## build 29
Design AES_Composite_enc, start of the top module:
module AES_Composite_enc(Kin, Din, Dout, Krdy, Drdy, Kvld, Dvld, EN, BSY, CLK, RSTn, cc_out);  
   input  [127:0] Kin;   
   input [127:0]  Din;   
   output [127:0] Dout;  
   input          Krdy;  
   input          Drdy;  
   output         Kvld;  
   output         Dvld;  
   input          EN;    
   output         BSY;   
   input          CLK;   
   input          RSTn;  
   reg [127:0]    dat,key, rkey;
   reg [15:0]      dat0,dat1,dat2,dat3,dat4,dat5,dat6,dat7;   
   wire [127:0]   dat_next,rkey_next;
   wire [15:0] dat_next0;
   reg [79:0]      rnd;  
   reg [7:0]      rcon; 
   reg            sel;   
   reg            Dvld, Kvld, BSY;
   wire           rst;
	reg [79:0]      store;
   reg            m;
   reg [1:0]      n;
   reg [2:0]      k;
   reg [3:0]      l;
   reg [3:0] d;
   reg [7:0] i;  
   (* keep = "true" *) (* s = "true" *) output reg [31:0] cc_out;
   reg [31:0] R;
   wire [31:0] r;
   wire [31:0] b;
	reg [3:0] j;
	reg on;
assign rst = ~RSTn;
aes_core dut1(sel,i,dat,dat0,dat1,dat2,dat3,dat4,dat5,dat6,rkey_next,dat_next,dat_next0); 
KeyExpantion keyexpantion (.kin(rkey), .kout(rkey_next), .rcon(rcon));
always @(posedge CLK or posedge rst) begin
      if (rst)     Dvld <= 0;
      else if (EN) Dvld <= sel;
   end
   always @(posedge CLK or posedge rst) begin
      if (rst) Kvld <= 0;
      else if (EN) Kvld <= Krdy;
   end
   always @(posedge CLK or posedge rst) begin
      if (rst) BSY <= 0;
      else if (EN) BSY <= Drdy || (rnd[79:1] | sel);
   end  
 always@(posedge CLK or posedge rst)
 begin
  if(rst) i<=8'd0; 
  else if (EN) begin
       if(i[7])         i<=8'd1;
       else if(Drdy)    i<=8'd1;
       else if(~rnd[0]) i<={i[6:0],i[7]};
 end
 end
 always @(posedge CLK or posedge rst) begin
      if (rst)     sel <= 0;
      else if (EN) sel <= rnd[79];
   end
 always @(posedge CLK or posedge rst) begin
      if (rst)
      begin
              dat <= 128'h0;
              dat7<=16'h0;
      end
      else if (EN) begin
         if (Drdy)   
         begin             
         dat <= Din ^ Kin;
         end
         else if ((i[7]) && (~rnd[0]|sel)) 
            begin
            dat <= dat_next;   
            dat7<=dat_next0;   
            end
      end
   end
 always @(posedge CLK or posedge rst) begin
      if (rst)                 dat0 <= 16'h0;
      else if (EN) begin
  ...
clock: 4.6 ns
lec_check: 0
abc_area: 0
cap_margin: 10
core_margin: 2
core_utilization: 72
cts_cluster_diameter: 356
cts_cluster_size: 32
hold_slack_margin: 0.3
place_density: 0.64
setup_slack_margin: 0.75
slew_margin: 20
run.sh (not shown) runs the stock make flow with config.mk's settings and CLKGATE_MAP_FILE=.
Build 29 never completed, since it errored out during global routing.
#### Input delta (build 48 over build 29)
Settings: CAP_MARGIN: 10 -> 20; HOLD_SLACK_MARGIN: 0.3 -> unset; PLACE_DENSITY: 0.64 -> unset; ABC_AREA: 0 -> unset; CTS_CLUSTER_SIZE: 32 -> unset; SETUP_SLACK_MARGIN: 0.75 -> 1.47; CTS_CLUSTER_DIAMETER: 356 -> 395; the clock period (ns, I/O delays scaled along): 4.6 -> 6.24.
## What came out
Tool error GRT-0116 stopped build 48 during global routing; no final results. Mean instance size in the synthesized netlist came out exactly the same in build 48 and build 29. Of build 48 and build 29, the run reporting the higher number of buffers created by CTS was build 48. Diff build 29 -> build 48 | total of cells resized after clock tree synthesis | increase of 80%. Total cells reported by yosys after synthesis delta (build 29 -> build 48): insignificant. Diff build 29 -> build 48 | final RePlAce weighted congestion | up by a few percent. Build 48 vs build 29: instance area at placement down by a few percent.
Setup changes, build 48 to build 80
Settings: setting ABC_AREA to 1 for the first time; setting TNS_END_PERCENT to 5 for the first time; setting HOLD_SLACK_MARGIN to -0.08 for the first time; setting CTS_CLUSTER_SIZE to 93 for the first time; setting PLACE_DENSITY to 0.39 for the first time; changing CTS_CLUSTER_DIAMETER from 395 to 399; changing the clock period (ns, I/O delays scaled along) from 6.24 to 6.22.
When build 80 is set beside build 48, its cell area reported after detailed placement turns out to be 1000 µm² larger. Diff build 48 -> build 80 | tally of unique sky130hd cells used after synthesis | down by more than a quarter. Against build 48, build 80 comes in 94 lower on number of gates resized after cts. For the cell count after synthesis, build 80 came in 1,495 higher than build 48 did. NOTE die size build 48->build 80 increased by a few percent. Between build 48 and build 80, deepest level of the CTS H-tree decreased. FAIL build 80 @ global routing: tool exited with error. On count of hold-fix buffers inserted at cts, build 80 and build 48 are basically level.
